Setup of run A:
## MACRegister
module MACRegister(
    input clk,
    input rst,
    input [1:0] opcode,
    input [15:0] a,
    input [15:0] b,
    output [31:0] dataOut
    );
Size: roughly 68 I/O pins, ~9200 um^2 of cells after synthesis.
clock: 21.5 ns
lec_check: 0
cap_margin: 20
cell_pad_in_sites_detail_placement: 1
cell_pad_in_sites_global_placement: 2
core_aspect_ratio: 0.98
core_margin: 6
core_utilization: 54
cts_cluster_diameter: 390
cts_cluster_size: 88
max_routing_layer: met4
place_density_lb_addon: 0.08
setup_slack_margin: 2.54
slew_margin: 25
tns_end_percent: 75
run.sh (not shown) runs the stock make flow with config.mk's settings and CLKGATE_MAP_FILE=.
--- input diff run A..run B ---
- CORE_ASPECT_RATIO: 0.98 -> 1.38
- PLACE_DENSITY_LB_ADDON: 0.08 -> unset
- MAX_ROUTING_LAYER: met4 -> unset
- CELL_PAD_IN_SITES_DETAIL_PLACEMENT: 1 -> unset
- SLEW_MARGIN: 25 -> 35
- TNS_END_PERCENT: 75 -> 25
- CORE_MARGIN: 6 -> 2
- CAP_MARGIN: 20 -> 0
- PLACE_DENSITY: unset -> 0.42
- ABC_AREA: unset -> 1
- CELL_PAD_IN_SITES_GLOBAL_PLACEMENT: 2 -> 1
- CORE_UTILIZATION: 54 -> 30
- SETUP_SLACK_MARGIN: 2.54 -> -1.61
==> results <==
When the final numbers for run B and run A were put side by side, the number of buffers outside the clock class in the layout turned out to be greater in run B.
Run B reports its capture point of the worst path as register[31] while run A reports register[30].
Final period utilization: run B vs run A up 7.6 points
Delta(layout clock buffer count, run B - run A) < 0
Average wire length per cell after detail routing for run B: 19% down relative to run A
Run B vs. run A: met3 usage in global routing fell 1.1 points, final cell count has increased.
Row final setup skew: run B higher / run A lower
Critical path depth: run B > run A
Compared with run A, placement density in the core of run B is lower.
Inputs modified between run B and run C:
- SLEW_MARGIN: 35 -> 20
- PLACE_DENSITY_LB_ADDON: unset -> 0.08
- CORE_UTILIZATION: 30 -> 72
- SETUP_SLACK_MARGIN: -1.61 -> unset
- TNS_END_PERCENT: 25 -> unset
- CAP_MARGIN: 0 -> 20
- CORE_ASPECT_RATIO: 1.38 -> unset
- CTS_CLUSTER_DIAMETER: 390 -> unset
- PLACE_DENSITY: 0.42 -> unset
- CTS_CLUSTER_SIZE: 88 -> unset
- CELL_PAD_IN_SITES_GLOBAL_PLACEMENT: 1 -> unset
- the clock period (ns, I/O delays scaled along): 21.5 -> 14.1
Results
Final hold slack: lower on run C. Looking at worst slew margin relative to its limit, run C sits 16 points lower than run B does. Re area occupied by multi-input gates: run C is 4.8% up on run B. Layout checks on run C: not met. Flow itself completed; violations: negative setup slack. On die boundary width, the lower figure sits with run C, not run B. Utilization run B -> run C: up. Run B → run C: wire length of the first global-routing pass lost 12%; HPWL after detailed placement decreased by about 22% relative to the old numbers; critical path depth increased about 2.3%.
For run D, these inputs were changed with respect to run C:
- CTS_CLUSTER_SIZE now 13, previously not set
- ABC_AREA no longer set, was 1
- CORE_UTILIZATION now 70, was 72
- PLACE_DENSITY_LB_ADDON no longer set, was 0.08
- the clock period (ns, I/O delays scaled along) now 5.45, was 14.1
### Flow results
- Finished, but not clean: run D, with negative setup slack.
- The final reports for run D and run C show final cycle utilization of the critical path higher in the former.
- Compared to run C, run D has count of non-CTS buffers in the layout about 34% higher.
- In the reports for run D and run C, the larger chip height belongs to run C.
- The higher global-route met3 utilization came out of run D.

== job 9753 ==
MACRegister again, from the RTL that the note above started with.
// MACRegister
module MACRegister(
    input clk,
    input rst,
    input [1:0] opcode,
    input [15:0] a,
    input [15:0] b,
    output [31:0] dataOut
    );
    reg [31:0] register;
    assign dataOut = register;
    wire [31:0] product;
    wire [31:0] sum;
    ArrayMultiplier multiplier(a, b, product);
    Adder32 adder(register, product, sum);
    always @ (posedge clk) begin
        if (rst)
            register <= 32'd0;
        else case (opcode)
            2'd1:  
                register <= {a, b};
            2'd2:  
                register <= sum;
        endcase
    end
endmodule
Settings: LEC_CHECK=0, CAP_MARGIN=20, CELL_PAD_IN_SITES_GLOBAL_PLACEMENT=1, CORE_ASPECT_RATIO=1.38, CORE_MARGIN=2, CORE_UTILIZATION=54, CTS_CLUSTER_DIAMETER=390, CTS_CLUSTER_SIZE=88, PLACE_DENSITY=0.42, SETUP_SLACK_MARGIN=-1.61, SLEW_MARGIN=35, TNS_END_PERCENT=25; clock period 21.5 ns.
diff inputs: job 9753 => job 9271
Settings: CORE_UTILIZATION changed from 54 to 72; TNS_END_PERCENT removed (was 25); CTS_CLUSTER_DIAMETER removed (was 390); CELL_PAD_IN_SITES_GLOBAL_PLACEMENT removed (was 1); SLEW_MARGIN changed from 35 to 20; PLACE_DENSITY changed from 0.42 to 0.67; CTS_CLUSTER_SIZE removed (was 88); CORE_ASPECT_RATIO removed (was 1.38); SETUP_SLACK_MARGIN removed (was -1.61); the clock period (ns, I/O delays scaled along) changed from 21.5 to 15.1.
### Flow results
- [compare] base=job 9753 new=job 9271: final wirelength shows an increase of 1200 um, number of gates on the worst path with buffers counted shows an increase of about 5%.
- Tightest hold margin (higher): job 9753
- Job 9271 against job 9753; number of tap cells added at floorplan is down by more than 10%.
- Completing all stages was not enough for job 9271: its layout failed the final checks because of negative setup slack.
- Job 9271 vs job 9753, minimum setup slack in the final design went down by 2.76 ns.
### job 9271 -> job 8330
Settings: setting SETUP_SLACK_MARGIN to 5.0 for the first time; removing PLACE_DENSITY (formerly 0.67); changing CORE_UTILIZATION from 72 to 40; changing the clock period (ns, I/O delays scaled along) from 15.1 to 17.7.
==> results <==
Delta (job 8330 minus job 9271): largest stage delay on the critical path has increased, via count fell by 268, synthesis area per yosys barely changed. Cmp job 8330 and job 9271 / actual transition at the worst max-transition pin / higher: job 9271. Job 8330 has completed all stages; timing, DRC and antenna checks passed. Job 9271 → job 8330: die area now sits higher; post-route cell area now sits at about the same level.
Setup changes, job 8330 to job 1530
Settings: setting ABC_AREA to 1 for the first time; changing CORE_UTILIZATION from 40 to 72; changing SETUP_SLACK_MARGIN from 5.0 to 1.0; changing the clock period (ns, I/O delays scaled along) from 17.7 to 11.4.
Notes after the runs:
Although it ran to completion, job 1530 produced a layout that fails the final checks because of negative setup slack.
Taking job 8330 as the reference, in job 1530 placement-stage cell area has increased, routed wire length has increased, mean post-synth cell area has decreased, number of top-level pins has remained practically unchanged, synthesized cell area has increased.
Job 1530 reports a higher buffer-and-inverter tally for the worst setup path than job 8330 does.
Going from job 8330 to job 1530, synthesized-area fraction occupied by adder cells went down by 2.5 points, setup slack fell 5.12 ns, full die area dropped 41%, average routed wire per standard cell increased about 3.4%.
#### Input delta (job 5728 over job 1530)
Settings: ABC_AREA: 1 -> unset; CORE_UTILIZATION: 72 -> 9; the clock period (ns, I/O delays scaled along): 11.4 -> 19.2.
### Flow results
Having completed the whole flow, job 5728 delivered a layout that passed the timing, DRC and antenna checks.
Compared with job 1530, in job 5728 proportion of final cell area spent on non-clock buffers saw a decrease; sequential share of layout area saw a decrease; total routed wirelength saw an increase.
The more densely filled core belongs to job 1530, not job 5728.
The synthesized area reported for job 5728 is smaller than that of job 1530 by 4.3%.
Sort job 1530 and job 5728 by post-route clock period utilization desc -> top: job 1530
Job 5728 vs. job 1530: worst hold slack went down by 0.054 ns.
Job 5728 vs job 1530: number of standard cells reported by yosys down
Input changes introduced in job 8645 (baseline for comparison: job 5728):
Settings: SETUP_SLACK_MARGIN: 1.0 -> -0.49; CORE_UTILIZATION: 9 -> 68; the clock period (ns, I/O delays scaled along): 19.2 -> 15.3.
Notes after the runs:
Finished, but not clean: job 8645, with negative setup slack. Between job 5728 and job 8645, the flow reports cell depth of the worst setup path increasing by a few percent. Against job 5728, job 8645 comes in about 12% lower on first-pass GRT wire length. Delta (job 8645 minus job 5728): synthesized area stayed essentially flat, final routed wirelength across all metal layers fell by 21%. Summary of job 8645 over job 5728: worst setup slack -2.59 ns; share of cell area taken by flip-flops and latches shows an increase of 0.60 points; depth of the worst register-to-register path has increased; clock-buffer cell count -1; post-placement cell area lower. In job 8645, the final layout net count came out about 1.6% above the value in job 5728. Job 8645 ends up with a global-route usage over all layers that is 23 points higher than in job 5728.

## exp/delta
MACRegister again, from the RTL that the note above started with.
Settings: LEC_CHECK=0, ABC_AREA=1, CAP_MARGIN=15, CORE_MARGIN=2, CORE_UTILIZATION=72, CTS_CLUSTER_DIAMETER=229, CTS_CLUSTER_SIZE=98, PLACE_DENSITY=0.37, SETUP_SLACK_MARGIN=-1.07, SLEW_MARGIN=20; clock period 11.0 ns.
[exp/delta] flow finished | final checks: failed | reasons: setup timing
Relative to exp/delta, the following input files were edited for exp/fjord:
Settings: CTS_CLUSTER_SIZE: 98 -> unset; CORE_UTILIZATION: 72 -> 65; PLACE_DENSITY: 0.37 -> unset; CTS_CLUSTER_DIAMETER: 229 -> unset; SETUP_SLACK_MARGIN: -1.07 -> 1.0; CAP_MARGIN: 15 -> 20; ABC_AREA: 1 -> unset; the clock period (ns, I/O delays scaled along): 11.0 -> 19.2.
==> comparison <==
- Every stage of the flow completed for exp/fjord, and the final layout passed the timing, DRC and antenna checks.
- From exp/delta to exp/fjord the numbers moved as follows: post-synth design cell area dropped about 4%, via count decreased by 945 relative to the old numbers, slew at the pin closest to its max-slew limit saw a decrease, depth of the worst register-to-register path has decreased.

harbor:
Starting RTL as in the previous note.
clock: 9.84 ns
lec_check: 0
abc_area: 1
cap_margin: 35
cell_pad_in_sites_global_placement: 0
core_aspect_ratio: 0.83
core_margin: 2
core_utilization: 72
cts_cluster_diameter: 225
cts_cluster_size: 88
place_density: 0.41
setup_slack_margin: -0.76
slew_margin: 35
tns_end_percent: 75
[harbor] flow finished | final checks: failed | reasons: negative setup slack
Input-level comparison between xenon and harbor:
# harbor
export LEC_CHECK = 0
export ABC_AREA = 1
export CAP_MARGIN = 35
export CELL_PAD_IN_SITES_GLOBAL_PLACEMENT = 0
export CORE_ASPECT_RATIO = 0.83
export CORE_MARGIN = 2
export CORE_UTILIZATION = 72
export CTS_CLUSTER_DIAMETER = 225
export CTS_CLUSTER_SIZE = 88
export PLACE_DENSITY = 0.41
export SETUP_SLACK_MARGIN = -0.76
export SLEW_MARGIN = 35
export TNS_END_PERCENT = 75
create_clock -name core_clock -period 9.84 [get_ports {clk}]
# xenon
export LEC_CHECK = 0
export CAP_MARGIN = 35
export CELL_PAD_IN_SITES_GLOBAL_PLACEMENT = 0
export CORE_ASPECT_RATIO = 0.83
export CORE_MARGIN = 2
export CORE_UTILIZATION = 72
export CTS_CLUSTER_DIAMETER = 225
export CTS_CLUSTER_SIZE = 88
export PLACE_DENSITY = 0.41
export SETUP_SLACK_MARGIN = 3.69
export SLEW_MARGIN = 35
export TNS_END_PERCENT = 75
create_clock -name core_clock -period 13.8 [get_ports {clk}]
### Flow results
Although it ran to completion, xenon produced a layout that fails the final checks because of negative setup slack. harbor -> xenon: via count of the first global-routing pass decreased slightly. Core area: xenon vs harbor down 620 µm². Diff harbor..xenon | number of buffers on the longest clock path | unchanged. xenon vs. harbor: chip area line of the yosys report went down by 4.3%; critical path required time rose by 3990 ps.
Inputs modified between xenon and yarrow:
# xenon
export LEC_CHECK = 0
export CAP_MARGIN = 35
export CELL_PAD_IN_SITES_GLOBAL_PLACEMENT = 0
export CORE_ASPECT_RATIO = 0.83
export CORE_MARGIN = 2
export CORE_UTILIZATION = 72
export CTS_CLUSTER_DIAMETER = 225
export CTS_CLUSTER_SIZE = 88
export PLACE_DENSITY = 0.41
export SETUP_SLACK_MARGIN = 3.69
export SLEW_MARGIN = 35
export TNS_END_PERCENT = 75
create_clock -name core_clock -period 13.8 [get_ports {clk}]
# yarrow
export LEC_CHECK = 0
export ABC_AREA = 0
export CAP_MARGIN = 35
export CELL_PAD_IN_SITES_GLOBAL_PLACEMENT = 0
export CORE_ASPECT_RATIO = 0.83
export CORE_MARGIN = 2
export CORE_UTILIZATION = 72
export CTS_CLUSTER_DIAMETER = 225
export CTS_CLUSTER_SIZE = 31
export PLACE_DENSITY = 0.41
export SETUP_SLACK_MARGIN = -0.76
export SLEW_MARGIN = 5
export TNS_END_PERCENT = 75
create_clock -name core_clock -period 9.84 [get_ports {clk}]
--- outcome ---
- yarrow: global-route usage over all layers 0.25 points above xenon
- Compared with xenon, yarrow shows a via count of the first global-routing pass that is about 0.7% higher.
- Cell area after placement delta for yarrow relative to xenon: 1.6% higher
- Summary: with xenon as the reference, placer congestion estimate in yarrow moved up by a few percent.
- The higher endpoint required time on the critical path of xenon and yarrow is in xenon.
- Comparing xenon and yarrow, relative area change from synthesis to final layout is higher on yarrow.
- Via count: yarrow > xenon
- For the initial antenna violation count, yarrow came in 1 lower than xenon did.
- To summarise yarrow: no stage aborted, but the layout did not pass its checks, failing on negative setup slack.

MACRegister again, from the RTL that the note above started with.
Design MACRegister, start of the top module:
module MACRegister(
    input clk,
    input rst,
    input [1:0] opcode,
    input [15:0] a,
    input [15:0] b,
    output [31:0] dataOut
    );
export LEC_CHECK = 0
export CAP_MARGIN = 35
export CELL_PAD_IN_SITES_GLOBAL_PLACEMENT = 0
export CORE_ASPECT_RATIO = 1.38
export CORE_MARGIN = 2
export CORE_UTILIZATION = 72
export CTS_CLUSTER_DIAMETER = 225
export CTS_CLUSTER_SIZE = 88
export SETUP_SLACK_MARGIN = -0.96
export SLEW_MARGIN = 35
export TNS_END_PERCENT = 75
create_clock -name core_clock -period 13.8 [get_ports {clk}]
The starting point finished with negative setup slack left.
Next try:
CAP_MARGIN = 20   (was 35)
CORE_UTILIZATION = 57   (was 72)
CTS_CLUSTER_DIAMETER = 390   (was 225)
CTS_CLUSTER_SIZE = 38   (was 88)
SETUP_SLACK_MARGIN = 2.54   (was -0.96)
SLEW_MARGIN = 20   (was 35)
clock period = 28.2 ns   (was 13.8 ns; I/O delays follow)
=>
- This time the run passed the timing, DRC and antenna checks
- synthesized area is unchanged
- critical path depth does not change
- clock-buffer cell count stays the same
- via count fell by 4.7%
- setup slack gets better by 9.1 ns
- first-iteration DRC count rose by 52%
- final area fell by 5.4%
- non-clock buffer count fell by 36
Next try:
CELL_PAD_IN_SITES_GLOBAL_PLACEMENT = not set   (was 0)
CORE_ASPECT_RATIO = not set   (was 1.38)
CORE_UTILIZATION = 69   (was 57)
CTS_CLUSTER_DIAMETER = not set   (was 390)
CTS_CLUSTER_SIZE = not set   (was 38)
SETUP_SLACK_MARGIN = 1.0   (was 2.54)
TNS_END_PERCENT = not set   (was 75)
clock period = 11.4 ns   (was 28.2 ns; I/O delays follow)
With this change the flow produced a layout that fails on negative setup slack.
Register-to-register slack loses 15 ns.
Cell area went up by a little under a tenth.
Sequential cell count is unchanged.
Die size went down by about a fifth.
Clock skew stays flat.
Count of clock-buffer cells in the layout went down by 1.
Global-route usage went up by 7.8 points.
Synthesized area does not change.
Next try:
ABC_AREA = 1   (was not set)
CORE_UTILIZATION = 72   (was 69)
CTS_CLUSTER_DIAMETER = 177   (was not set)
CTS_CLUSTER_SIZE = 76   (was not set)
PLACE_DENSITY_LB_ADDON = 0.04   (was not set)
SETUP_SLACK_MARGIN = -0.93   (was 1.0)
Outcome:
- The new run completed, yet does not pass: negative setup slack
- clock-buffer cell count rose by 1
- first-iteration DRC count went down by 18%
- global-route usage shrinks by 1.4 points
- cell count is higher by 18%
- worst hold slack gets better by 0.036 ns
- via count rose by 10%
